File: flow/run.sh
#!/bin/bash
# the make line also repeats each setting of config.mk as NAME=value (left out here)
make -C /OpenROAD-flow-scripts/flow DESIGN_CONFIG=/design/flow/config.mk WORK_HOME=/design/flow/orfs CLKGATE_MAP_FILE= finish
File: flow/config.mk
export PLATFORM = sky130hd
export DESIGN_NAME = mat_mul
export DESIGN_NICKNAME = mat_mul
export VERILOG_FILES = /design/flow/design.v
export SDC_FILE = /design/flow/constraint.sdc
export NUM_CORES = 4
export LEC_CHECK = 0
export ABC_AREA = 0
export CAP_MARGIN = 10
export CELL_PAD_IN_SITES_DETAIL_PLACEMENT = 1
export CELL_PAD_IN_SITES_GLOBAL_PLACEMENT = 1
export CORE_MARGIN = 2
export CORE_UTILIZATION = 34
export GPL_ROUTABILITY_DRIVEN = 1
export HOLD_SLACK_MARGIN = 0.05
export PLACE_DENSITY_LB_ADDON = 0.13
export SETUP_SLACK_MARGIN = 0.07
export SLEW_MARGIN = 5
export TNS_END_PERCENT = 45
File: flow/constraint.sdc
create_clock -name core_clock -period 15.0 [get_ports {s00_axi_aclk}]
set_input_delay 3.0000 -clock core_clock [delete_from_list [all_inputs] [get_ports {s00_axi_aclk}]]
set_output_delay 3.0000 -clock core_clock [all_outputs]
set_load 0.01 [all_outputs]
File: flow/design.v
`timescale 1ns / 1ps
module mat_mul #
	(
        parameter integer DIM_LOG = 2,     
        parameter integer DIM = 2**DIM_LOG,
        parameter integer SIZE = DIM*DIM,
        parameter integer SIZE_LOG = 2*DIM_LOG,
        parameter integer DATA_WIDTH = 32
    )
    (
		input wire  s00_axi_aclk,
		input wire  s00_axi_aresetn,
		output wire  s00_axis_tready,
		input wire [DATA_WIDTH-1 : 0] s00_axis_tdata,
		input wire  s00_axis_tlast,
        input wire  s00_axis_tvalid,
		output wire  m00_axis_tvalid,
        output wire [DATA_WIDTH-1 : 0] m00_axis_tdata,
        output wire [(DATA_WIDTH/8)-1 : 0] m00_axis_tstrb,
        output wire  m00_axis_tlast,
        input wire  m00_axis_tready,
        input wire sel,
        input wire start
    );
	reg busy;               
	reg item_done;          
	reg matrix_done;        
	reg start_transfer;     
	reg transfer;           
	reg last_transfer;      
	reg mac_enable;         
    reg [DATA_WIDTH-1 : 0] mem_A [0 : SIZE-1];  
    reg [DATA_WIDTH-1 : 0] mem_B [0 : SIZE-1];  
    reg [DATA_WIDTH-1 : 0] mem_R [0 : SIZE-1];  
    reg [DATA_WIDTH-1 : 0] mat_A;    
    reg [DATA_WIDTH-1 : 0] mat_B;    
    reg [DATA_WIDTH-1 : 0] mat_R;    
    reg [SIZE_LOG-1 : 0] addr_stream_in;     
    reg [SIZE_LOG-1 : 0] addr_stream_out;    
    wire [SIZE_LOG-1 : 0] addr_A;    
    wire [SIZE_LOG-1 : 0] addr_B;    
    reg [SIZE_LOG-1 : 0] addr_R;     
    reg [DIM_LOG-1 : 0] row_cnt;     
    reg [DIM_LOG-1 : 0] col_cnt;     
    reg [DIM_LOG-1 : 0] tmp_cnt;     
    wire [DATA_WIDTH-1 : 0] mad;     
    reg [DATA_WIDTH-1 : 0] mac;      
    assign s00_axis_tready = !busy && !transfer && !start_transfer;  
    always @ (posedge s00_axi_aclk) begin
        if (!s00_axi_aresetn || s00_axis_tlast)
            addr_stream_in <= 0;
        else if (s00_axis_tready && s00_axis_tvalid)  
            addr_stream_in <= addr_stream_in + 1 ;  
    end
    always @ (posedge s00_axi_aclk) begin 
        if (!busy && !transfer && !start_transfer && s00_axis_tready && s00_axis_tvalid && !sel)  
            mem_A [addr_stream_in] <= s00_axis_tdata;
        if (busy)  
            mat_A <= mem_A [addr_A];
    end
    always @ (posedge s00_axi_aclk) begin
        if (!busy && !transfer && !start_transfer && s00_axis_tready && s00_axis_tvalid && sel)  
            mem_B [addr_stream_in] <= s00_axis_tdata;
        if (busy)  
            mat_B <= mem_B [addr_B];
    end
    assign m00_axis_tstrb = 4'hf;    
    assign m00_axis_tdata = mat_R;        
    assign m00_axis_tlast = last_transfer;        
    assign m00_axis_tvalid = transfer;       
    wire load_R = start_transfer || (transfer && m00_axis_tready && !last_transfer);
    always @ (posedge s00_axi_aclk) begin
        if (!s00_axi_aresetn || busy )  
            addr_stream_out <= 0;
        else if (load_R)  
            addr_stream_out <= addr_stream_out + 1 ;  
    end
    always @ (posedge s00_axi_aclk) begin
        if (!s00_axi_aresetn)
            start_transfer <= 0;
        else
            start_transfer <= matrix_done ;  
    end
    always @ (posedge s00_axi_aclk) begin
        if (!s00_axi_aresetn || (last_transfer && m00_axis_tready) )  
            transfer <= 0;
        else if (start_transfer)  
            transfer <= 1;
    end
    always @ (posedge s00_axi_aclk) begin
        if (!s00_axi_aresetn)
            last_transfer <= 0;
        else if (load_R)
            last_transfer <= (addr_stream_out == SIZE - 1) ;
        else if (transfer && m00_axis_tready)
            last_transfer <= 0;  
    end
    always @ (posedge s00_axi_aclk) begin
        if (item_done)  
            mem_R [addr_R] <= mad;  
        if (load_R)  
            mat_R <= mem_R [addr_stream_out];
    end
    always @ (posedge s00_axi_aclk) begin
        if (!s00_axi_aresetn || matrix_done )  
            busy <= 0;
        else if (start)  
            busy <= 1'b1;
    end
    always @ (posedge s00_axi_aclk) begin
        if (!s00_axi_aresetn)
            item_done <= 0;
        else
            item_done <= (tmp_cnt == DIM - 1) ;  
    end
    always @ (posedge s00_axi_aclk) begin
        if (!s00_axi_aresetn)
            matrix_done <= 0;
        else
            matrix_done <= (col_cnt == DIM-1) && (row_cnt == DIM-1) && (tmp_cnt == DIM-1) ;  
    end
    always @ (posedge s00_axi_aclk) begin
        if (!s00_axi_aresetn || (tmp_cnt == DIM ) || start )  
            tmp_cnt <= 0;
        else if (busy)  
            tmp_cnt <= tmp_cnt + 1;
    end
    always @ (posedge s00_axi_aclk) begin
        if (!s00_axi_aresetn || col_cnt==DIM && tmp_cnt==DIM || start )  
            col_cnt <= 0;
        else if (tmp_cnt==DIM -1 && col_cnt<DIM)  
            col_cnt <= col_cnt + 1;
    end
    always @ (posedge s00_axi_aclk) begin
        if (!s00_axi_aresetn || row_cnt==DIM && col_cnt==DIM && tmp_cnt==DIM || start )  
            row_cnt <= 0;
        else if (tmp_cnt==DIM -1 && col_cnt==DIM-1 && row_cnt<DIM)  
            row_cnt <= row_cnt + 1;
    end
    assign addr_A = row_cnt * DIM + tmp_cnt ;  
    assign addr_B = tmp_cnt * DIM + col_cnt ;  
    always @ (posedge s00_axi_aclk) begin
        if (!s00_axi_aresetn || start)
            addr_R <= 0;
        else if (item_done)  
            addr_R <= addr_R + 1;  
    end
    assign mad = mat_A * mat_B + mac;
    always @ (posedge s00_axi_aclk) begin
       if (!s00_axi_aresetn || item_done || start )  
           mac <= 0;
       else if (mac_enable)
           mac <= mad ;  
    end
    always @ (posedge s00_axi_aclk) begin
       if (!s00_axi_aresetn)
           mac_enable <= 0;
       else
           mac_enable <= busy ;  
    end
endmodule
==> results of run 1 <==
==> layout make-up <==
type / count / area [sq um] / share of cell area [%]
Sequential cell: 1689 / 50200 / 55.4
Multi-Input combinational cell: 2004 / 27100 / 29.9
Clock buffer: 224 / 4790 / 5.29
Tap cell: 3132 / 3920 / 4.33
Inverter: 509 / 1910 / 2.11
Timing Repair Buffer: 180 / 1550 / 1.72
Clock inverter: 121 / 1160 / 1.28
Antenna cell: 6 / 15.0 / 0.0166
==> metal layers <==
metal	global-route usage [%]	vias up	part of all wire, %
met5	0	-	0
met4	3.74	0	1.7
met3	2.40	231	3.2
met2	31.3	635	50
met1	25.2	21497	45
li1	-	16490	-
==> metrics by stage <==
step | instance area [sq um] | hold slack, ps | worst slack, ps | util [%]
after floorplan | 79700 | 389 | 7630 | -
after global placement | 84600 | 412 | 6290 | 36.3
after detailed placement | 84600 | 398 | 6160 | 36.3
after CTS | 90500 | 467 | 6100 | 38.9
after global routing | 90600 | 484 | 5750 | 38.9
final | 90600 | 460 | 6370 | 38.9
==> results.cfg, run 1 <==
; yosys + openroad results
[run_status]
status = complete, no violations

[critical_path]
worst_setup_path_end_kind = flop
startpoint_type = flop
worst_setup_path_startpoint = mat_B[7]
setup.reg_to_reg.worst_slack_ps = 6370
critical-path-slowest-cell = edfxtp_1
critPathKind = reg2reg
cp-endpoint = mem_R[2][30]
worst_path_cell_chain = and2_1 -> fa_1 -> fa_1 -> fa_1 -> inv_1 -> fa_1 -> inv_1 -> fa_1 -> inv_1 -> fa_1 -> inv_1 -> fa_1 -> inv_1 -> fa_1 -> inv_1 -> ha_1 -> nand4_1 -> or2_1 -> o31ai_2 -> a31oi_4 -> o21bai_2 -> xor2_1
reg2reg_to = mem_R[2][30]
worstReg2RegStart = mat_B[7]
critical_path_required_ps = 15420
critical-path-top-delay-family = adder cells
r2r.worst_path.cells = 22
critPathMaxFanout = 25
worst-path-buf-inv = 6
biggest_cell_delay_along_the_critical_path_ps = 1050
worstSetupPathDepth = 22
cp_common_cell = fa_1
worst_ep_arrival_time_ps = 9050

[clocking]
cts_buffer_depth = 3
cts_resized = 0
number_of_clock_sinks = 1689
cts_hold_buf = 0
clk_latency_ps = 830
clock_tree.root_cell = clkbuf_16
post_cts.repair.setup_buffers = 0
htree_levels = 4
cts_made_buffers = 182
cts.clk_slew.worst_paths_ps = 70
clock_tree_from_tritoncts = done

[logic_synthesis]
distinct_cell_type_count_of_the_synthesized_netlist = 56
synth_xor_xnor_area_share_pct = 1.10
netlist_top_cells_count = 1632 x edfxtp_1, 508 x inv_1, 480 x mux4_2
synth-cells-yosys = 4418
ys_seq_share_pct = 63.0
synth.yosys.chip_area_sq_um = 79700
ys_warn_count = 1
mappedNetlistArea_sq_um = 79700
mux_area_share_pct = 14.0
post-synth-top-area-cell = edfxtp_1
asr_flop_ratio_synth_pct = 0
synthTopCellsByArea = edfxtp_1 62%, mux4_2 14%, fa_1 11%
synth-simple-area-share_pct = 4.53
synth-adder-area-share_pct = 13.1
enable_flop_cells = 1632
mean_instance_size_in_the_synthesized_netlist_sq_um = 18.0
ys_ff = 1689
topCombFamilyByArea = multiplexers
postSynthCellCount = 4418
yosys.area.top_type_share_pct = 61.5
flip_flop_cell_with_the_highest_count_after_synthesis = edfxtp_1
synth_top_cell_by_count = edfxtp_1
synth-compound-area-share_pct = 0.801

[placed_design]
buffer_ports.inserted = 73
hpwl_microns = 126000
globalplace.congestion = 0.756
post-place-cells = 7513

[global_routing]
grt_start_max_net_pins = 97
grt_pass1_vias = 43628
grt_usage_pct = 18.4
grt_antenna_before_repair = 14
globalRoute.totalOverflow = 0
global_route_wire_length_before_repair_microns = 314000

[final_layout]
num-nets-final = 5179
area.growth.synth_to_final_pct = 13.7
fin_cells = 7865
fill_cells = 22654

[final_timing]
fmax_ghz = 0.116
max_slew.worst_pin.slew_ps = 1180
relSlewSlack_pct = 20.9
fin_tns_setup_ps = 0
finalCritPeriodShare_pct = 57.5
setup_viol = 0
grt_setup_unrepaired = false
timing.clock.skew_ps = 79.8
min_cycle_time_layout_ps = 8630
finalHoldViolations = 0
maxSlewViolCount = 0

[detailed_routing]
antenna_violating_nets_post_route = 0
wl_microns = 214000
detail_route.drc_violations = 0
routed_via_density = 4.94
num_vias = 38853
first_pass_iteration_count_of_the_detailed_router = 5
initialDrtViolationCount = 2857
detail_route.wl_per_cell_microns = 27.3

[floorplan]
num_rows = 177
ioPinCount = 78
chipArea_sq_um = 238000
core_area_sq_um = 233000
die_height_microns = 488
fp_util_pct = 34.2
dieWidth_microns = 488

[min_path]
hp-start = matrix_done
hold_path_cells = 1
worstHoldEndpoint = busy
hold_path.class = reg2reg

[run]
warnings = 34
max_cap_violations = 0
==> run 2, diff against run 1 <==
Settings changed: ABC_AREA 0 to 1, CAP_MARGIN 10 to 20, CELL_PAD_IN_SITES_DETAIL_PLACEMENT 1 to default, CELL_PAD_IN_SITES_GLOBAL_PLACEMENT 1 to default, CORE_ASPECT_RATIO from default to 0.93, CORE_UTILIZATION 34 to 72, CTS_CLUSTER_SIZE from default to 53, HOLD_SLACK_MARGIN 0.05 to 0.29, PLACE_DENSITY_LB_ADDON 0.13 to 0.03, SETUP_SLACK_MARGIN 0.07 to 1.38, SLEW_MARGIN 5 to 20, TNS_END_PERCENT 45 to 5.
Clock period 15.0 ns to 6.24 ns, I/O delays scaled along.
==> run 2 against run 1 <==
  * First-iteration DRC count rose by 130%
  * Largest cell class unchanged
  * Count of clock-buffer cells in the layout fell by 21
  * Final cell count rose by 12%
  * Synthesized area rose by 5.1%
  * Critical endpoint is now mac[28]
  * The layout now fails its checks (setup timing)
  * Sequential share of layout area fell by 2.7 points
  * Maximum frequency rose by 23%
  * Global-route usage rose by 19 points
==> results.cfg, run 2 <==
; yosys + openroad results
[floorplan]
die_height_microns = 333
core_area_sq_um = 115000
chipArea_sq_um = 119000
ioPinCount = 78
dieWidth_microns = 358
fp_util_pct = 72.7
num_rows = 120

[logic_synthesis]
enable_flop_cells = 1632
synth-adder-area-share_pct = 12.5
post-synth-top-area-cell = edfxtp_1
netlist_top_cells_count = 1632 x edfxtp_1, 1166 x inv_1, 848 x nand2_1
distinct_cell_type_count_of_the_synthesized_netlist = 51
ys_ff = 1689
synth_xor_xnor_area_share_pct = 0.459
asr_flop_ratio_synth_pct = 0
synth.yosys.chip_area_sq_um = 83700
synth-simple-area-share_pct = 6.37
mux_area_share_pct = 3.91
topCombFamilyByArea = adder cells
postSynthCellCount = 6873
mean_instance_size_in_the_synthesized_netlist_sq_um = 12.2
synth-compound-area-share_pct = 9.49
synth_top_cell_by_count = edfxtp_1
ys_seq_share_pct = 59.9
synth-cells-yosys = 6873
mappedNetlistArea_sq_um = 83700
flip_flop_cell_with_the_highest_count_after_synthesis = edfxtp_1
yosys.area.top_type_share_pct = 58.6
synthTopCellsByArea = edfxtp_1 59%, fa_1 10%, inv_1 5.2%
ys_warn_count = 1

[final_timing]
maxSlewViolCount = 0
max_slew.worst_pin.slew_ps = 1190
finalHoldViolations = 0
fin_tns_setup_ps = -136980
grt_setup_unrepaired = true
min_cycle_time_layout_ps = 7000
finalHoldWorstSlack_ps = 489
finalCritPeriodShare_pct = 112
timing.clock.skew_ps = 47.9
fmax_ghz = 0.143
relSlewSlack_pct = 20.7
setup_viol = 289
layout_setup_ws_ps = -757

[detailed_routing]
antenna_violating_nets_post_route = 0
detail_route.wl_per_cell_microns = 24.8
detail_route.drc_violations = 0
routed_via_density = 6.25
first_pass_iteration_count_of_the_detailed_router = 7
num_vias = 54895
wl_microns = 218000
initialDrtViolationCount = 6528

[clocking]
number_of_clock_sinks = 1689
clock_tree_from_tritoncts = done
clk_latency_ps = 800
clock_tree.root_cell = clkbuf_16
cts_buffer_depth = 3
cts.clk_slew.worst_paths_ps = 60
htree_levels = 4
cts_made_buffers = 161

[placed_design]
dp_slack_ps = -736
globalplace.congestion = 0.939
hpwl_microns = 133000
buffer_ports.inserted = 73

[critical_path]
reg2reg_to = mac[28]
biggest_cell_delay_along_the_critical_path_ps = 560
cp-endpoint = mac[28]
r2r.worst_path.cells = 26
startpoint_type = flop
worstReg2RegStart = mat_A[21]
critical-path-top-delay-family = adder cells
critPathKind = reg2reg
worst_ep_arrival_time_ps = 7730
critPathMaxFanout = 17
worst-path-buf-inv = 10
critical-path-slowest-cell = fa_1
critical_path_required_ps = 6970
worst_setup_path_startpoint = mat_A[21]
cp_common_cell = fa_1
worst_setup_path_end_kind = flop
worstSetupPathDepth = 26
setup.reg_to_reg.worst_slack_ps = -760

[min_path]
hold_path_cells = 2
worstHoldEndpoint = mac[0]
hp-start = mac[0]
hold_path.class = reg2reg

[final_layout]
fill_cells = 6038
num-nets-final = 7731
flop_area_sq_um = 50200
logic_area_sq_um = 28900
area.growth.synth_to_final_pct = 13.8

[global_routing]
global_route_wire_length_before_repair_microns = 325000
grt_pass1_vias = 55082
grt_start_max_net_pins = 152
grt_usage_pct = 36.9
grt_antenna_before_repair = 10
globalRoute.totalOverflow = 0

[run_status]
check-failures = setup timing
status = finished with violations

[run]
max_cap_violations = 0
warnings = 57
## run 2: through the flow
stage          instance area, sq um  instances  util, %
6_report                      95300       8779     82.7
5_1_grt                       95200       8775     82.7
3_3_place_gp                  88600       8441     77.0
3_5_place_dp                  88600       8441     77.0
2_1_floorplan                 84000       6876        -
4_1_cts                       94700       8762     82.2
## run 2: final cells by class
class / count / share of cell area (%)
Multi-Input combinational cell: 3602 / 30.3
Sequential cell: 1689 / 52.7
Antenna cell: 4 / 0.0105
Clock buffer: 203 / 4.54
Timing Repair Buffer: 484 / 4.82
Inverter: 1180 / 4.67
Tap cell: 1525 / 2.00
Clock inverter: 92 / 0.955
## run 2: layer usage
metal | GRT usage (%) | wire length (microns) | vias up
met5 | 0 | 69 | -
met4 | 18.5 | 11700 | 10
met3 | 6.99 | 21100 | 681
met2 | 59.7 | 107000 | 3147
met1 | 48.3 | 78500 | 27156
li1 | - | - | 23901
## run 2: what timing repair did
| item | in CTS | in global routing |
|---|---|---|
| gates resized | 120 | 115 |
| hold buffers | 0 | 0 |
| setup endpoints to repair | 425 | 426 |
| pin swaps | 27 | 37 |
| setup buffers | 23 | 11 |
| cloned | 3 | 1 |
==> run 3, diff against run 2 <==
Settings changed: ABC_AREA 1 to 0, CORE_ASPECT_RATIO 0.93 to 0.53, CORE_UTILIZATION 72 to 70, CTS_CLUSTER_SIZE 53 to 90, GPL_ROUTABILITY_DRIVEN 1 to default, HOLD_SLACK_MARGIN 0.29 to default, PLACE_DENSITY_LB_ADDON 0.03 to default, SETUP_SLACK_MARGIN 1.38 to 1.23, TNS_END_PERCENT 5 to default.
Clock period 6.24 ns to 4.8 ns, I/O delays scaled along.
==> run 3 against run 2 <==
  * Largest cell class unchanged
  * Synthesized area shrank 4.8%
  * Register-to-register slack lost 1800 ps
  * Die area shrank 2.0%
  * Design area shrank 4.8%
  * Via count shrank 22%
  * Final cell count shrank 26%
  * Global-route usage grew 1.0 points
  * The layout still fails its checks (setup timing)
==> results.cfg, run 3 <==
; yosys + openroad results
[critical_path]
worst_ep_arrival_time_ps = 7870
setup.reg_to_reg.worst_slack_ps = -2550
critical-path-top-delay-family = adder cells
worstSetupPathDepth = 24
critical-path-slowest-cell = fa_1
biggest_cell_delay_along_the_critical_path_ps = 570
critical_path_required_ps = 5320
worstReg2RegStart = mat_B[3]
critPathKind = reg2reg
critPathMaxFanout = 16
cp_common_cell = fa_1
cp-endpoint = mem_R[5][30]
r2r.worst_path.cells = 24
worst-path-buf-inv = 8
worst_path_cell_chain = buf_4 -> and2_1 -> fa_1 -> fa_2 -> fa_1 -> inv_2 -> fa_1 -> inv_1 -> fa_1 -> fa_2 -> fa_1 -> inv_1 -> fa_1 -> inv_2 -> ha_4 -> nand4_1 -> or2_1 -> buf_6 -> o31ai_4 -> buf_6 -> a31oi_4 -> o21bai_4 -> xor2_4 -> buf_12
worst_setup_path_startpoint = mat_B[3]
worst_setup_path_end_kind = flop
reg2reg_to = mem_R[5][30]
startpoint_type = flop

[logic_synthesis]
synth-compound-area-share_pct = 0.801
topCombFamilyByArea = multiplexers
postSynthCellCount = 4418
mappedNetlistArea_sq_um = 79700
mean_instance_size_in_the_synthesized_netlist_sq_um = 18.0
synth-simple-area-share_pct = 4.53
synth_top_cell_by_count = edfxtp_1
synth-cells-yosys = 4418
ys_seq_share_pct = 63.0
ys_ff = 1689
yosys.area.top_type_share_pct = 61.5
netlist_top_cells_count = 1632 x edfxtp_1, 508 x inv_1, 480 x mux4_2
mux_area_share_pct = 14.0
synth-adder-area-share_pct = 13.1
distinct_cell_type_count_of_the_synthesized_netlist = 56
flip_flop_cell_with_the_highest_count_after_synthesis = edfxtp_1
asr_flop_ratio_synth_pct = 0
post-synth-top-area-cell = edfxtp_1
enable_flop_cells = 1632
synth_xor_xnor_area_share_pct = 1.10
ys_warn_count = 1
synth.yosys.chip_area_sq_um = 79700
synthTopCellsByArea = edfxtp_1 62%, mux4_2 14%, fa_1 11%

[min_path]
hold_path.class = reg2reg
hp-start = matrix_done
hold_path_cells = 1
worstHoldEndpoint = busy

[clocking]
htree_levels = 4
cts_made_buffers = 143
number_of_clock_sinks = 1689
clock_tree_from_tritoncts = done
cts.clk_slew.worst_paths_ps = 80
clock_tree.root_cell = clkbuf_16
clk_latency_ps = 790
cts_buffer_depth = 3

[floorplan]
core_area_sq_um = 113000
fp_util_pct = 70.3
die_height_microns = 250
chipArea_sq_um = 117000
num_rows = 90
dieWidth_microns = 467
ioPinCount = 78

[final_timing]
timing.clock.skew_ps = 40.8
setup_viol = 425
layout_setup_ws_ps = -2550
maxSlewViolCount = 0
finalCritPeriodShare_pct = 153
min_cycle_time_layout_ps = 7350
relSlewSlack_pct = 21.5
finalHoldWorstSlack_ps = 450
finalHoldViolations = 0
fmax_ghz = 0.136
grt_setup_unrepaired = true
max_slew.worst_pin.slew_ps = 1170

[detailed_routing]
routed_via_density = 6.66
num_vias = 43015
first_pass_iteration_count_of_the_detailed_router = 6
initialDrtViolationCount = 6569
wl_microns = 212000
detail_route.wl_per_cell_microns = 32.8
detail_route.drc_violations = 0
antenna_violating_nets_post_route = 0

[run_status]
status = finished with violations
check-failures = setup timing

[global_routing]
grt_usage_pct = 37.9
grt_antenna_before_repair = 6
globalRoute.totalOverflow = 0
global_route_wire_length_before_repair_microns = 311000
grt_pass1_vias = 44411
grt_start_max_net_pins = 101

[placed_design]
hpwl_microns = 130000
dp_slack_ps = -2620
globalplace.congestion = 0.938
post-place-cells = 6164
buffer_ports.inserted = 73

[run]
max_cap_violations = 0
warnings = 41

[final_layout]
area.growth.synth_to_final_pct = 13.9
final_core_utilization_pct = 80.1
fin_cells = 6455
num-nets-final = 5430
==> run 3: repair_timing <==
action,4_1_cts,5_1_grt
pin swaps,26,19
endpoints found under the setup margin,493,493
buffers inserted,17,4
resized,84,50
hold buffers,0,0
cloned,4,0
==> run 3: per-layer routing <==
layer / track usage, % / wire length, microns / vias up
met2: 52.1 / 91500 / 3252
met5: 0 / 25 / -
met3: 11.4 / 31900 / 302
li1: - / - / 16946
met4: 8.15 / 4130 / 4
met1: 61.5 / 84000 / 22511
==> run 3: layout make-up <==
type,instances,area (sq um)
well taps,1518,1900
multi-input cells,2008,27800
diodes,4,10.0
inverters,509,1910
flip-flops and latches,1689,50200
repair buffers,466,4210
clock buffers,181,3810
clock inverters,80,912
fillers,5759,22600
==> run 3: through the flow <==
stage               TNS [ps]  instance area, sq um
floorplan            -625260                 80000
global placement     -811520                 85100
detailed placement   -845050                 85100
CTS                  -778280                 90600
global route         -890160                 90700
finish               -804030                 90700
==> run 4, diff against run 3 <==
Settings changed: ABC_AREA 0 to 1, CORE_ASPECT_RATIO 0.53 to default, CORE_UTILIZATION 70 to 72, CTS_CLUSTER_SIZE 90 to default, GPL_ROUTABILITY_DRIVEN from default to 1, HOLD_SLACK_MARGIN from default to 0.05, PLACE_DENSITY_LB_ADDON from default to 0.03, SETUP_SLACK_MARGIN 1.23 to 0.07.
Clock period 4.8 ns to 5.93 ns, I/O delays scaled along.
==> run 4 against run 3 <==
  * Still fails the layout checks on setup timing
  * Setup slack better by 1600 ps
  * First-iteration DRC count is 8.5% lower
  * Clock skew rose by 33 ps
  * Final cell count rose by 36%
  * Sequential cell count unchanged
  * Synthesized cell count grew 56%
  * Routed wire length is 0.51% higher
  * Count of clock-buffer cells in the layout up 25
  * Via count is 26% higher
  * Die area rose by 2.0%
  * Critical endpoint is now mac[29]
  * Largest cell class unchanged
==> results.cfg, run 4 <==
; yosys + openroad results
[run_status]
status = finished with violations
check-failures = setup timing

[logic_synthesis]
enable_flop_cells = 1632
postSynthCellCount = 6873
synth-cells-yosys = 6873
synth.yosys.chip_area_sq_um = 83700
ys_ff = 1689
mappedNetlistArea_sq_um = 83700
mux_area_share_pct = 3.91
ys_seq_share_pct = 59.9
yosys.area.top_type_share_pct = 58.6
post-synth-top-area-cell = edfxtp_1
ys_warn_count = 1
synth-simple-area-share_pct = 6.37
netlist_top_cells_count = 1632 x edfxtp_1, 1166 x inv_1, 848 x nand2_1
flip_flop_cell_with_the_highest_count_after_synthesis = edfxtp_1
synth_top_cell_by_count = edfxtp_1
synth-adder-area-share_pct = 12.5
synth_xor_xnor_area_share_pct = 0.459
mean_instance_size_in_the_synthesized_netlist_sq_um = 12.2
synth-compound-area-share_pct = 9.49
topCombFamilyByArea = adder cells
distinct_cell_type_count_of_the_synthesized_netlist = 51
synthTopCellsByArea = edfxtp_1 59%, fa_1 10%, inv_1 5.2%
asr_flop_ratio_synth_pct = 0

[global_routing]
grt_pass1_vias = 54117
global_route_wire_length_before_repair_microns = 318000
grt_usage_pct = 36.1
grt_antenna_before_repair = 14
grt_start_max_net_pins = 147
globalRoute.totalOverflow = 0

[critical_path]
worstReg2RegStart = mat_A[8]
cp-endpoint = mac[29]
reg2reg_to = mac[29]
critPathKind = reg2reg
worst_ep_arrival_time_ps = 7560
r2r.worst_path.cells = 30
biggest_cell_delay_along_the_critical_path_ps = 560
worst_setup_path_end_kind = flop
worst_setup_path_startpoint = mat_A[8]
setup.reg_to_reg.worst_slack_ps = -940
worst-path-buf-inv = 10
critical_path_required_ps = 6620
worstSetupPathDepth = 30
cp_common_cell = fa_1
startpoint_type = flop
critPathMaxFanout = 9
critical-path-top-delay-family = adder cells
critical-path-slowest-cell = fa_1

[clocking]
clock_tree.root_cell = clkbuf_16
cts_hold_buf = 0
htree_levels = 4
cts.clk_slew.worst_paths_ps = 60
cts_made_buffers = 159
number_of_clock_sinks = 1689
clock_tree_from_tritoncts = done
cts_buffer_depth = 3
clk_latency_ps = 800

[detailed_routing]
antenna_violating_nets_post_route = 0
wl_met1_microns = 75300
routed_via_density = 6.17
met2RoutedLength_microns = 106000
met3_wirelength_microns = 19700
highest_signal_layer_in_the_routed_design = met5
detail_route.wl_per_cell_microns = 24.3
detail_route.drc_violations = 0
num_vias = 54060
first_pass_iteration_count_of_the_detailed_router = 8
wl_microns = 213000
initialDrtViolationCount = 6009

[run]
warnings = 57
max_cap_violations = 0

[final_timing]
fin_tns_setup_ps = -247120
max_slew.worst_pin.slew_ps = 1170
grt_setup_unrepaired = true
fmax_ghz = 0.146
layout_setup_ws_ps = -937
timing.clock.skew_ps = 73.7
setup_viol = 390
maxSlewViolCount = 0
finalHoldViolations = 0
relSlewSlack_pct = 21.8
finalCritPeriodShare_pct = 116
min_cycle_time_layout_ps = 6870

[floorplan]
fp_util_pct = 72.3
num_rows = 125
dieWidth_microns = 345
core_area_sq_um = 116000
ioPinCount = 78
die_height_microns = 345
chipArea_sq_um = 119000

[min_path]
hold_path_cells = 2
worstHoldEndpoint = mac[0]
hp-start = mac[0]
hold_path.class = reg2reg

[placed_design]
buffer_ports.inserted = 73
globalplace.congestion = 0.898
post-place-cells = 8413
hpwl_microns = 130000

[final_layout]
num-nets-final = 7715
logic_area_sq_um = 28800
area.growth.synth_to_final_pct = 13.8
flop_area_sq_um = 50200
fin_cells = 8763
fill_cells = 6312
-- run 4: layout make-up --
class                   count  area share (%)
multi-input cells        3603            30.2
inverters                1180            4.67
repair buffers            469            4.93
flip-flops and latches   1689            52.7
well taps                1524            2.00
diodes                      7          0.0184
clock inverters            85            1.07
clock buffers             206            4.47
-- run 4: through the flow --
step | hold WS (ps) | utilization, % | area [sq um] | worst slack (ps)
after detailed placement | 465 | 76.7 | 88800 | -1070
after global routing | 527 | 82.3 | 95300 | -1180
after floorplan | 400 | - | 84200 | -640
after CTS | 474 | 81.8 | 94700 | -895
final | 499 | 82.3 | 95300 | -937
after global placement | 459 | 76.7 | 88800 | -969
-- run 4: layer usage --
layer | GRT usage (%) | vias to the layer above
met3 | 6.46 | 608
met2 | 60.1 | 2857
met1 | 46.2 | 26704
met5 | 0 | -
met4 | 18.1 | 14
li1 | - | 23877
-- run 4: what timing repair did --
action	CTS	global route
gates resized	86	107
setup buffers	18	24
setup endpoints to repair	390	391
cloned	3	6
pin swaps	21	29
==> run 5, diff against run 4 <==
Settings changed: ABC_AREA 1 to default, CORE_ASPECT_RATIO from default to 0.52, CORE_UTILIZATION 72 to 70, CTS_CLUSTER_SIZE from default to 36, GPL_ROUTABILITY_DRIVEN 1 to default, HOLD_SLACK_MARGIN 0.05 to default, PLACE_DENSITY from default to 0.6, PLACE_DENSITY_LB_ADDON 0.03 to default, SETUP_SLACK_MARGIN 0.07 to 1.39.
Clock period 5.93 ns to 5.61 ns, I/O delays scaled along.
==> run 5 against run 4 <==
  * The layout still fails its checks (setup timing)
  * Hold slack got worse by 94 ps
  * Setup slack got worse by 860 ps
  * Design area fell by 4.7%
  * Synthesized area fell by 4.8%
  * Critical endpoint is now mem_R[14][29]
  * Highest routed layer unchanged
==> results.cfg, run 5 <==
; yosys + openroad results
[clocking]
cts_buffer_depth = 3
clock_tree.root_cell = clkbuf_16
clock_tree_from_tritoncts = done
number_of_clock_sinks = 1689
cts.clk_slew.worst_paths_ps = 70
clk_latency_ps = 790
cts_made_buffers = 143
htree_levels = 4

[logic_synthesis]
ys_seq_share_pct = 63.0
synth-compound-area-share_pct = 0.801
post-synth-top-area-cell = edfxtp_1
synth-simple-area-share_pct = 4.53
mean_instance_size_in_the_synthesized_netlist_sq_um = 18.0
distinct_cell_type_count_of_the_synthesized_netlist = 56
synth.yosys.chip_area_sq_um = 79700
postSynthCellCount = 4418
flip_flop_cell_with_the_highest_count_after_synthesis = edfxtp_1
synthTopCellsByArea = edfxtp_1 62%, mux4_2 14%, fa_1 11%
asr_flop_ratio_synth_pct = 0
enable_flop_cells = 1632
synth-cells-yosys = 4418
synth-adder-area-share_pct = 13.1
yosys.area.top_type_share_pct = 61.5
ys_ff = 1689
synth_xor_xnor_area_share_pct = 1.10
ys_warn_count = 1
mux_area_share_pct = 14.0
topCombFamilyByArea = multiplexers
mappedNetlistArea_sq_um = 79700
synth_top_cell_by_count = edfxtp_1
netlist_top_cells_count = 1632 x edfxtp_1, 508 x inv_1, 480 x mux4_2

[final_timing]
timing.clock.skew_ps = 39.8
min_cycle_time_layout_ps = 7410
grt_setup_unrepaired = true
relSlewSlack_pct = 23.3
finalCritPeriodShare_pct = 132
maxSlewViolCount = 0
finalHoldWorstSlack_ps = 406
max_slew.worst_pin.slew_ps = 1150
setup_viol = 390
layout_setup_ws_ps = -1800
fmax_ghz = 0.135
finalHoldViolations = 0
fin_tns_setup_ps = -464990

[min_path]
hold_path.class = reg2reg
worstHoldEndpoint = busy
hold_path_cells = 1
hp-start = matrix_done

[placed_design]
post-place-cells = 6135
buffer_ports.inserted = 73
globalplace.congestion = 0.953
dpl_cell_area_sq_um = 85000
hpwl_microns = 136000

[final_layout]
fill_cells = 5747
area.growth.synth_to_final_pct = 14.1
final_core_utilization_pct = 80.3
final_design_area_no_fill_sq_um = 90800
fin_cells = 6439
num-nets-final = 5442

[global_routing]
grt_start_max_net_pins = 95
globalRoute.totalOverflow = 0
global_route_wire_length_before_repair_microns = 312000
grt_usage_pct = 38.2
grt_pass1_vias = 44365
grt_antenna_before_repair = 7

[detailed_routing]
num_vias = 43281
first_pass_iteration_count_of_the_detailed_router = 6
detail_route.drc_violations = 0
n_antenna_cell = 0
detail_route.wl_per_cell_microns = 33.2
antenna_violating_nets_post_route = 0
initialDrtViolationCount = 6306
wl_microns = 214000
routed_via_density = 6.72

[critical_path]
critical_path_required_ps = 6120
startpoint_type = flop
r2r.worst_path.cells = 28
reg2reg_to = mem_R[14][29]
critPathKind = reg2reg
worst_setup_path_startpoint = mat_A[15]
worstSetupPathDepth = 28
biggest_cell_delay_along_the_critical_path_ps = 540
cp_common_cell = fa_1
worst_setup_path_end_kind = flop
setup.reg_to_reg.worst_slack_ps = -1800
critical-path-slowest-cell = fa_1
worstReg2RegStart = mat_A[15]
cp-endpoint = mem_R[14][29]
worst_ep_arrival_time_ps = 7920
critPathMaxFanout = 8
critical-path-top-delay-family = adder cells
worst-path-buf-inv = 11

[run_status]
status = finished with violations
check-failures = setup timing

[floorplan]
ioPinCount = 78
die_height_microns = 247
chipArea_sq_um = 117000
num_rows = 89
fp_util_pct = 70.4
dieWidth_microns = 472
core_area_sq_um = 113000

[run]
max_cap_violations = 0
warnings = 38
[run 5: per-layer routing]
| metal | GRT usage (%) | vias to the layer above | part of all wire (%) |
|---|---|---|---|
| met5 | 0 | - | 0.037 |
| met1 | 61.2 | 22579 | 40 |
| met3 | 13.4 | 293 | 16 |
| met4 | 7.79 | 12 | 1.8 |
| li1 | - | 16977 | - |
| met2 | 51.5 | 3420 | 42 |
[run 5: what timing repair did]
action / in CTS / in global routing
cloned: 5 / 1
gates resized: 96 / 95
buffers inserted: 25 / 17
hold buffers: 0 / 0
endpoints found under the setup margin: 476 / 476
pin swaps: 63 / 39
[run 5: final cells by class]
| cell class | instances | area, sq um | share of cell area (%) |
|---|---|---|---|
| sequential | 1689 | 50200 | 55.2 |
| multi-input combinational | 2008 | 27900 | 30.7 |
| timing repair buffer | 478 | 4410 | 4.85 |
| clock buffer | 176 | 3780 | 4.17 |
| inverter | 509 | 1910 | 2.10 |
| tap | 1501 | 1880 | 2.07 |
| clock inverter | 78 | 767 | 0.844 |
[run 5: through the flow]
step                      setup slack [ps]
after floorplan                      -1200
after global placement               -1840
after detailed placement             -1920
after CTS                            -1650
after global routing                 -1970
final                                -1800
==> run 6, diff against run 5 <==
Settings changed: ABC_AREA from default to 1, CORE_ASPECT_RATIO 0.52 to default, CORE_UTILIZATION 70 to 72, CTS_CLUSTER_DIAMETER from default to 223, CTS_CLUSTER_SIZE 36 to default, PLACE_DENSITY 0.6 to 0.39, SETUP_SLACK_MARGIN 1.39 to 0.02.
Clock period 5.61 ns to 4.86 ns, I/O delays scaled along.
==> run 6 against run 5 <==
  * Still fails the layout checks on setup timing
  * Maximum frequency increased by 8.0%
  * Critical path depth unchanged
  * First-iteration DRC count decreased by 7.2%
  * Global-route usage decreased by 1.8 points
  * Synthesized cell count increased by 56%
  * Non-clock buffer count increased by 41
  * Critical endpoint is now mem_R[7][27]
  * Largest cell class unchanged
==> results.cfg, run 6 <==
; yosys + openroad results
[run_status]
status = finished with violations
check-failures = setup timing

[clocking]
cts.clk_slew.worst_paths_ps = 60
number_of_clock_sinks = 1689
clock_tree.root_cell = clkbuf_16
htree_levels = 4
cts_hold_buf = 0
cts_buffer_depth = 3
clock_tree_from_tritoncts = done
clk_latency_ps = 810
cts_made_buffers = 163

[critical_path]
cp-endpoint = mem_R[7][27]
worst_ep_arrival_time_ps = 7400
critPathKind = reg2reg
critical_path_required_ps = 5400
critPathMaxFanout = 10
worst_setup_path_startpoint = mat_B[3]
worst_setup_path_end_kind = flop
critical-path-top-delay-family = adder cells
r2r.worst_path.cells = 28
worst-path-buf-inv = 12
biggest_cell_delay_along_the_critical_path_ps = 560
startpoint_type = flop
reg2reg_to = mem_R[7][27]
worstReg2RegStart = mat_B[3]
setup.reg_to_reg.worst_slack_ps = -2000
critical-path-slowest-cell = fa_1
worstSetupPathDepth = 28
cp_common_cell = fa_1

[logic_synthesis]
synth-adder-area-share_pct = 12.5
synthTopCellsByArea = edfxtp_1 59%, fa_1 10%, inv_1 5.2%
synth.yosys.chip_area_sq_um = 83700
synth_xor_xnor_area_share_pct = 0.459
post-synth-top-area-cell = edfxtp_1
mean_instance_size_in_the_synthesized_netlist_sq_um = 12.2
synth-simple-area-share_pct = 6.37
yosys.area.top_type_share_pct = 58.6
topCombFamilyByArea = adder cells
distinct_cell_type_count_of_the_synthesized_netlist = 51
mappedNetlistArea_sq_um = 83700
enable_flop_cells = 1632
ys_seq_share_pct = 59.9
netlist_top_cells_count = 1632 x edfxtp_1, 1166 x inv_1, 848 x nand2_1
synth-cells-yosys = 6873
asr_flop_ratio_synth_pct = 0
postSynthCellCount = 6873
ys_ff = 1689
ys_warn_count = 1
synth_top_cell_by_count = edfxtp_1
synth-compound-area-share_pct = 9.49
flip_flop_cell_with_the_highest_count_after_synthesis = edfxtp_1
mux_area_share_pct = 3.91

[detailed_routing]
antenna_violating_nets_post_route = 0
wl_microns = 214000
detail_route.drc_violations = 0
detail_route.wl_per_cell_microns = 24.2
routed_via_density = 6.14
initialDrtViolationCount = 5851
first_pass_iteration_count_of_the_detailed_router = 6
num_vias = 54198

[final_timing]
maxSlewViolCount = 0
max_slew.worst_pin.slew_ps = 1170
finalHoldWorstSlack_ps = 488
fmax_ghz = 0.146
timing.clock.skew_ps = 91.3
min_cycle_time_layout_ps = 6860
finalHoldViolations = 0
layout_setup_ws_ps = -2000
finalCritPeriodShare_pct = 141
fin_tns_setup_ps = -666250
relSlewSlack_pct = 21.5
setup_viol = 425
grt_setup_unrepaired = true

[placed_design]
buffer_ports.inserted = 73
hpwl_microns = 131000
globalplace.congestion = 0.922
dpl_cell_area_sq_um = 89100
dp_slack_ps = -2120
post-place-cells = 8454

[min_path]
hold_path.class = reg2reg
hp-start = mac[1]
worstHoldEndpoint = mac[1]
hold_path_cells = 2

[global_routing]
grt_start_max_net_pins = 196
globalRoute.totalOverflow = 0
global_route_wire_length_before_repair_microns = 319000
grt_pass1_vias = 54047
grt_antenna_before_repair = 12
grt_usage_pct = 36.4

[floorplan]
num_rows = 125
die_height_microns = 345
chipArea_sq_um = 119000
fp_util_pct = 72.3
ioPinCount = 78
dieWidth_microns = 345
core_area_sq_um = 116000

[final_layout]
num-nets-final = 7771
final_design_area_no_fill_sq_um = 95800
fin_cells = 8820
area.growth.synth_to_final_pct = 14.4
fill_cells = 6268
final_core_utilization_pct = 82.7

[run]
max_cap_violations = 0
warnings = 62
-- run 6: repair_timing --
action / CTS / global route
buffers inserted: 27 / 28
endpoints found under the setup margin: 425 / 426
hold endpoints to repair: 0 / 0
pin swaps: 40 / 85
cloned: 5 / 2
gates resized: 101 / 130
-- run 6: layout make-up --
cell class              count  area (sq um)  share of cell area [%]
diodes                      4          10.0                  0.0105
clock buffers             212          4310                    4.51
clock inverters            87           931                   0.972
inverters                1180          4440                    4.64
multi-input cells        3605         28900                    30.2
flip-flops and latches   1689         50200                    52.4
well taps                1524          1910                    1.99
repair buffers            519          5090                    5.32
-- run 6: metal layers --
metal	vias to the layer above	track usage, %	share of wire [%]
met2	2767	60.4	50
met3	553	6.56	9.1
met5	-	0	0.038
li1	23982	-	-
met4	12	17.1	5.0
met1	26884	47.2	36
==> run 7, diff against run 6 <==
Settings changed: CTS_CLUSTER_DIAMETER 223 to default, CTS_CLUSTER_SIZE from default to 76, GPL_ROUTABILITY_DRIVEN from default to 1, HOLD_SLACK_MARGIN from default to 0.05, PLACE_DENSITY 0.39 to default, PLACE_DENSITY_LB_ADDON from default to 0.03, SETUP_SLACK_MARGIN 0.02 to -0.33.
Clock period 4.86 ns to 5.76 ns, I/O delays scaled along.
==> run 7 against run 6 <==
  * Still fails the layout checks on setup timing
  * Clock skew down 28 ps
  * Hold slack better by 1.8 ps
  * Non-clock buffer count down 56
  * Largest cell class unchanged
  * Synthesized cell count unchanged
  * Design area down 0.89%
==> results.cfg, run 7 <==
; yosys + openroad results
[min_path]
hp-start = matrix_done
worstHoldEndpoint = start_transfer
hold_path.class = reg2reg
hold_path_cells = 2

[final_layout]
final_core_utilization_pct = 82.0
num-nets-final = 7714
final_design_area_no_fill_sq_um = 94900
area.growth.synth_to_final_pct = 13.4
fin_cells = 8764

[run]
max_cap_violations = 0
warnings = 53

[clocking]
cts.clk_slew.worst_paths_ps = 70
clock_tree.root_cell = clkbuf_16
clock_tree_from_tritoncts = done
htree_levels = 4
cts_made_buffers = 161
cts_buffer_depth = 3
cts_hold_buf = 0
clk_latency_ps = 790
number_of_clock_sinks = 1689

[placed_design]
post-place-cells = 8417
dpl_cell_area_sq_um = 88600
buffer_ports.inserted = 73
globalplace.congestion = 0.911
hpwl_microns = 128000

[critical_path]
worst_setup_path_startpoint = mat_A[15]
cp_common_cell = fa_1
biggest_cell_delay_along_the_critical_path_ps = 590
cp-endpoint = mac[30]
critical-path-slowest-cell = fa_1
worst-path-buf-inv = 9
startpoint_type = flop
critical_path_required_ps = 6380
critPathKind = reg2reg
critical-path-top-delay-family = adder cells
setup.reg_to_reg.worst_slack_ps = -1170
worstReg2RegStart = mat_A[15]
worst_setup_path_end_kind = flop
critPathMaxFanout = 9
reg2reg_to = mac[30]
worst_ep_arrival_time_ps = 7550
r2r.worst_path.cells = 26
worstSetupPathDepth = 26

[global_routing]
global_route_wire_length_before_repair_microns = 316000
grt_antenna_before_repair = 13
globalRoute.totalOverflow = 0
grt_usage_pct = 35.9
grt_pass1_vias = 54278
grt_start_max_net_pins = 204

[final_timing]
fmax_ghz = 0.144
finalCritPeriodShare_pct = 120
maxSlewViolCount = 0
finalHoldViolations = 0
timing.clock.skew_ps = 63.7
setup_viol = 391
max_slew.worst_pin.slew_ps = 1110
min_cycle_time_layout_ps = 6930
finalHoldWorstSlack_ps = 490
layout_setup_ws_ps = -1170
relSlewSlack_pct = 25.8
grt_setup_unrepaired = true

[logic_synthesis]
yosys.area.top_type_share_pct = 58.6
enable_flop_cells = 1632
distinct_cell_type_count_of_the_synthesized_netlist = 51
synthTopCellsByArea = edfxtp_1 59%, fa_1 10%, inv_1 5.2%
mux_area_share_pct = 3.91
synth.yosys.chip_area_sq_um = 83700
synth_top_cell_by_count = edfxtp_1
flip_flop_cell_with_the_highest_count_after_synthesis = edfxtp_1
postSynthCellCount = 6873
synth-cells-yosys = 6873
asr_flop_ratio_synth_pct = 0
synth_xor_xnor_area_share_pct = 0.459
mappedNetlistArea_sq_um = 83700
post-synth-top-area-cell = edfxtp_1
synth-simple-area-share_pct = 6.37
synth-adder-area-share_pct = 12.5
ys_ff = 1689
synth-compound-area-share_pct = 9.49
ys_seq_share_pct = 59.9
ys_warn_count = 1
topCombFamilyByArea = adder cells
mean_instance_size_in_the_synthesized_netlist_sq_um = 12.2
netlist_top_cells_count = 1632 x edfxtp_1, 1166 x inv_1, 848 x nand2_1

[detailed_routing]
first_pass_iteration_count_of_the_detailed_router = 8
antenna_violating_nets_post_route = 0
routed_via_density = 6.20
initialDrtViolationCount = 5950
detail_route.wl_per_cell_microns = 24.1
wl_microns = 211000
num_vias = 54321
detail_route.drc_violations = 0

[floorplan]
die_height_microns = 345
chipArea_sq_um = 119000
dieWidth_microns = 345
fp_util_pct = 72.3
core_area_sq_um = 116000
ioPinCount = 78
num_rows = 125

[run_status]
status = finished with violations
check-failures = setup timing
==> run 7: metal layers <==
metal	up-vias	track usage, %	part of all wire (%)
li1	23887	-	-
met5	-	0	0.014
met1	26959	46.8	36
met4	6	16.1	4.6
met3	565	5.34	8.7
met2	2904	60.4	50
==> run 7: per-stage QoR <==
step	worst slack, ps	TNS [ps]
CTS	-1100	-313580
global placement	-1140	-338580
detailed placement	-1210	-359830
finish	-1170	-314270
global route	-1370	-389170
floorplan	-810	-174300
==> run 7: layout make-up <==
type	count	area, sq um
Clock inverter	88	962
Antenna cell	5	12.5
Inverter	1180	4440
Fill cell	6328	20800
Tap cell	1524	1910
Timing Repair Buffer	463	4390
Multi-Input combinational cell	3606	28700
Sequential cell	1689	50200
Clock buffer	209	4340
==> run 7: repair_timing <==
action / CTS / global route
setup endpoints to repair: 374 / 374
gates resized: 61 / 99
pin swaps: 31 / 48
setup buffers: 20 / 32
gates cloned: 2 / 4
==> run 8, diff against run 7 <==
Settings changed: ABC_AREA 1 to default, CELL_PAD_IN_SITES_DETAIL_PLACEMENT from default to 1, CELL_PAD_IN_SITES_GLOBAL_PLACEMENT from default to 3, CORE_UTILIZATION 72 to 40, CTS_CLUSTER_SIZE 76 to 86, GPL_ROUTABILITY_DRIVEN 1 to default, GPL_TIMING_DRIVEN from default to 0, HOLD_SLACK_MARGIN 0.05 to default, PLACE_DENSITY_LB_ADDON 0.03 to 0.14, SETUP_SLACK_MARGIN -0.33 to default, TNS_END_PERCENT from default to 90.
Clock period 5.76 ns to 6.76 ns, I/O delays scaled along.
==> run 8 against run 7 <==
  * Still fails the layout checks on setup timing
  * Final cell count down 13%
  * Via count down 26%
  * Register-to-register slack better by 180 ps
  * Utilization down 35 points
  * Die area up 70%
  * Synthesized area down 4.8%
  * Count of clock-buffer cells in the layout up 28
  * Maximum frequency down 11%
  * Setup slack better by 180 ps
  * Highest routed layer unchanged
==> results.cfg, run 8 <==
; yosys + openroad results
[placed_design]
globalplace.congestion = 0.800
dpl_cell_area_sq_um = 85800
buffer_ports.inserted = 73
dp_slack_ps = -2400
hpwl_microns = 159000

[logic_synthesis]
post-synth-top-area-cell = edfxtp_1
synth-simple-area-share_pct = 4.53
synth.yosys.chip_area_sq_um = 79700
synth-cells-yosys = 4418
ys_seq_share_pct = 63.0
ys_warn_count = 1
asr_flop_ratio_synth_pct = 0
topCombFamilyByArea = multiplexers
netlist_top_cells_count = 1632 x edfxtp_1, 508 x inv_1, 480 x mux4_2
mappedNetlistArea_sq_um = 79700
postSynthCellCount = 4418
synth-compound-area-share_pct = 0.801
synth-adder-area-share_pct = 13.1
synthTopCellsByArea = edfxtp_1 62%, mux4_2 14%, fa_1 11%
mux_area_share_pct = 14.0
distinct_cell_type_count_of_the_synthesized_netlist = 56
mean_instance_size_in_the_synthesized_netlist_sq_um = 18.0
ys_ff = 1689
flip_flop_cell_with_the_highest_count_after_synthesis = edfxtp_1
synth_top_cell_by_count = edfxtp_1
enable_flop_cells = 1632
synth_xor_xnor_area_share_pct = 1.10
yosys.area.top_type_share_pct = 61.5

[critical_path]
worst_setup_path_end_kind = flop
r2r.worst_path.cells = 27
critPathMaxFanout = 16
worst_setup_path_startpoint = mat_B[0]
cp-endpoint = mem_R[13][27]
worstSetupPathDepth = 27
critical-path-slowest-cell = fa_2
setup.reg_to_reg.worst_slack_ps = -990
biggest_cell_delay_along_the_critical_path_ps = 600
cp_common_cell = fa_1
reg2reg_to = mem_R[13][27]
startpoint_type = flop
critical_path_required_ps = 7290
worstReg2RegStart = mat_B[0]
critical-path-top-delay-family = adder cells
worst-path-buf-inv = 10
worst_ep_arrival_time_ps = 8270
critPathKind = reg2reg

[floorplan]
dieWidth_microns = 450
num_rows = 163
die_height_microns = 450
chipArea_sq_um = 203000
fp_util_pct = 40.3
core_area_sq_um = 198000
ioPinCount = 78

[final_timing]
finalHoldViolations = 0
maxSlewViolCount = 0
finalHoldWorstSlack_ps = 405
fmax_ghz = 0.129
max_slew.worst_pin.slew_ps = 1100
finalCritPeriodShare_pct = 115
relSlewSlack_pct = 26.8
layout_setup_ws_ps = -988
setup_viol = 338
grt_setup_unrepaired = true
min_cycle_time_layout_ps = 7750
timing.clock.skew_ps = 46.3

[final_layout]
area.growth.synth_to_final_pct = 17.0
num-nets-final = 5459
final_core_utilization_pct = 47.1
final_design_area_no_fill_sq_um = 93200

[detailed_routing]
antenna_violating_nets_post_route = 0
routed_via_density = 5.30
initialDrtViolationCount = 3113
first_pass_iteration_count_of_the_detailed_router = 5
num_vias = 40411
detail_route.drc_violations = 0
wl_microns = 231000
detail_route.wl_per_cell_microns = 30.3

[run_status]
status = finished with violations
check-failures = setup timing

[global_routing]
grt_usage_pct = 23.2
grt_start_max_net_pins = 53
grt_antenna_before_repair = 25
globalRoute.totalOverflow = 0
grt_pass1_vias = 44712
global_route_wire_length_before_repair_microns = 334000

[clocking]
clock_tree.root_cell = clkbuf_16
cts_hold_buf = 0
cts_made_buffers = 177
htree_levels = 4
clock_tree_from_tritoncts = done
cts_buffer_depth = 3
number_of_clock_sinks = 1689
cts.clk_slew.worst_paths_ps = 60
clk_latency_ps = 810

[min_path]
worstHoldEndpoint = busy
hp-start = matrix_done
hold_path.class = reg2reg
hold_path_cells = 1

[run]
warnings = 38
max_cap_violations = 0
run 8: per-layer routing:
layer  wire, microns  track usage [%]
met5              49                0
met4            5210             5.51
met3            9630             2.91
met2          119000             39.9
met1           97800             31.5
run 8: repair_timing:
item | in CTS | in global routing
setup buffers | 83 | 35
endpoints found under the setup margin | 391 | 357
gates resized | 163 | 83
gates cloned | 1 | 0
endpoints found under the hold margin | 0 | 0
pin swaps | 45 | 50
run 8: area by class of cell:
type | count | area (sq um)
antenna | 4 | 10.0
fill | 18456 | 104000
sequential | 1689 | 50200
tap | 2640 | 3300
buffer | 215 | 1310
timing repair buffer | 249 | 3190
clock buffer | 237 | 4790
inverter | 509 | 1910
clock inverter | 83 | 631
multi-input combinational | 2005 | 27900
run 8: metrics by stage:
stage          TNS (ps)  cells
4_1_cts         -217410   7595
5_1_grt         -251920   7629
3_3_place_gp   -1578880   7134
6_report        -176620   7631
2_1_floorplan     -1060   4421
3_5_place_dp    -615190   7194
==> run 9, diff against run 8 <==
Settings changed: ABC_AREA from default to 0, CELL_PAD_IN_SITES_DETAIL_PLACEMENT 1 to default, CELL_PAD_IN_SITES_GLOBAL_PLACEMENT 3 to default, CORE_UTILIZATION 40 to 34, CTS_CLUSTER_SIZE 86 to default, GPL_ROUTABILITY_DRIVEN from default to 1, GPL_TIMING_DRIVEN 0 to default, HOLD_SLACK_MARGIN from default to 0.05, PLACE_DENSITY_LB_ADDON 0.14 to 0.03, SETUP_SLACK_MARGIN from default to 0.07, SLEW_MARGIN 20 to 5, TNS_END_PERCENT 90 to default.
Clock period 6.76 ns to 6.58 ns, I/O delays scaled along.
==> run 9 against run 8 <==
  * Still fails the layout checks on setup timing
  * Maximum frequency up 9.3%
  * Critical path depth is the same
  * Sequential share of layout area shrank 0.78 points
  * Utilization down 6.5 points
  * Die area rose by 17%
  * Via count fell by 2.1%
  * Synthesized area unchanged
  * Count of clock-buffer cells in the layout increased by 17
  * Hold slack improved by 2.5 ps
  * Non-clock buffer count grew 4
  * Final cell count grew 6.9%
  * Highest routed layer unchanged
==> results.cfg, run 9 <==
; yosys + openroad results
[critical_path]
critPathMaxFanout = 16
critical_path_required_ps = 7110
worst_setup_path_startpoint = mat_B[5]
critical-path-slowest-cell = fa_1
worst_setup_path_end_kind = flop
worst_ep_arrival_time_ps = 7620
cp-endpoint = mem_R[8][25]
cp_common_cell = fa_1
startpoint_type = flop
worstSetupPathDepth = 27
reg2reg_to = mem_R[8][25]
worstReg2RegStart = mat_B[5]
worst-path-buf-inv = 8
biggest_cell_delay_along_the_critical_path_ps = 560
critPathKind = reg2reg
r2r.worst_path.cells = 27
critical-path-top-delay-family = adder cells
setup.reg_to_reg.worst_slack_ps = -510

[logic_synthesis]
flip_flop_cell_with_the_highest_count_after_synthesis = edfxtp_1
yosys.area.top_type_share_pct = 61.5
asr_flop_ratio_synth_pct = 0
enable_flop_cells = 1632
synth-compound-area-share_pct = 0.801
post-synth-top-area-cell = edfxtp_1
ys_warn_count = 1
synth_top_cell_by_count = edfxtp_1
synth_xor_xnor_area_share_pct = 1.10
mappedNetlistArea_sq_um = 79700
synth-simple-area-share_pct = 4.53
distinct_cell_type_count_of_the_synthesized_netlist = 56
synthTopCellsByArea = edfxtp_1 62%, mux4_2 14%, fa_1 11%
mean_instance_size_in_the_synthesized_netlist_sq_um = 18.0
netlist_top_cells_count = 1632 x edfxtp_1, 508 x inv_1, 480 x mux4_2
postSynthCellCount = 4418
synth-adder-area-share_pct = 13.1
ys_seq_share_pct = 63.0
ys_ff = 1689
topCombFamilyByArea = multiplexers
mux_area_share_pct = 14.0
synth.yosys.chip_area_sq_um = 79700
synth-cells-yosys = 4418

[placed_design]
globalplace.congestion = 0.775
dp_slack_ps = -889
dpl_cell_area_sq_um = 87100
hpwl_microns = 145000
buffer_ports.inserted = 73

[final_timing]
fmax_ghz = 0.141
grt_setup_unrepaired = true
setup_viol = 288
max_slew.worst_pin.slew_ps = 1040
min_cycle_time_layout_ps = 7090
finalCritPeriodShare_pct = 108
relSlewSlack_pct = 30.5
finalHoldViolations = 0
layout_setup_ws_ps = -508
timing.clock.skew_ps = 64.9
maxSlewViolCount = 0

[global_routing]
grt_start_max_net_pins = 99
globalRoute.totalOverflow = 0
grt_antenna_before_repair = 17
global_route_wire_length_before_repair_microns = 329000
grt_usage_pct = 19.5
grt_pass1_vias = 43795

[final_layout]
final_design_area_no_fill_sq_um = 94600
num-nets-final = 5478
area.growth.synth_to_final_pct = 18.7
fill_cells = 21082

[detailed_routing]
first_pass_iteration_count_of_the_detailed_router = 5
detail_route.wl_per_cell_microns = 27.9
antenna_violating_nets_post_route = 0
detail_route.drc_violations = 0
wl_microns = 227000
initialDrtViolationCount = 2333
routed_via_density = 4.85
num_vias = 39545

[min_path]
hold_path.class = reg2reg
worstHoldEndpoint = busy
hold_path_cells = 1
hp-start = matrix_done

[clocking]
cts_buffer_depth = 3
cts.clk_slew.worst_paths_ps = 60
clock_tree.root_cell = clkbuf_16
clock_tree_from_tritoncts = done
htree_levels = 4
clk_latency_ps = 840
number_of_clock_sinks = 1689
cts_made_buffers = 189

[floorplan]
fp_util_pct = 34.2
chipArea_sq_um = 238000
ioPinCount = 78
dieWidth_microns = 488
num_rows = 177
die_height_microns = 488
core_area_sq_um = 233000

[run_status]
check-failures = setup timing
status = finished with violations

[run]
warnings = 36
max_cap_violations = 0
==> run 9: metal layers <==
layer	global-route usage (%)	vias to the layer above	wire length, microns
met4	3.79	8	3990
met5	0	-	46
li1	-	17125	-
met3	2.28	246	6730
met2	33.4	562	115000
met1	26.7	21604	102000
==> run 9: final cells by class <==
type,count,area (sq um),share of cell area (%)
flip-flops and latches,1689,50200,53.1
inverters,509,1910,2.02
multi-input cells,2008,27800,29.4
clock inverters,95,890,0.941
diodes,3,7.51,0.00794
clock buffers,254,5120,5.41
repair buffers,468,4780,5.05
well taps,3132,3920,4.14
==> run 9: through the flow <==
stage	TNS, ps	utilization, %	instances	hold slack, ps
2_1_floorplan	-20710	-	4421	389
3_3_place_gp	-149150	37.4	7735	401
3_5_place_dp	-146680	37.4	7738	395
4_1_cts	-105810	40.3	8120	409
5_1_grt	-156010	40.6	8157	428
6_report	-82260	40.6	8158	408
==> run 9: timing repair <==
| action | CTS | global route |
|---|---|---|
| pin swaps | 51 | 31 |
| cloned | 6 | 2 |
| buffers inserted | 27 | 12 |
| hold buffers | 0 | 0 |
| gates resized | 86 | 52 |
| endpoints found under the setup margin | 323 | 356 |
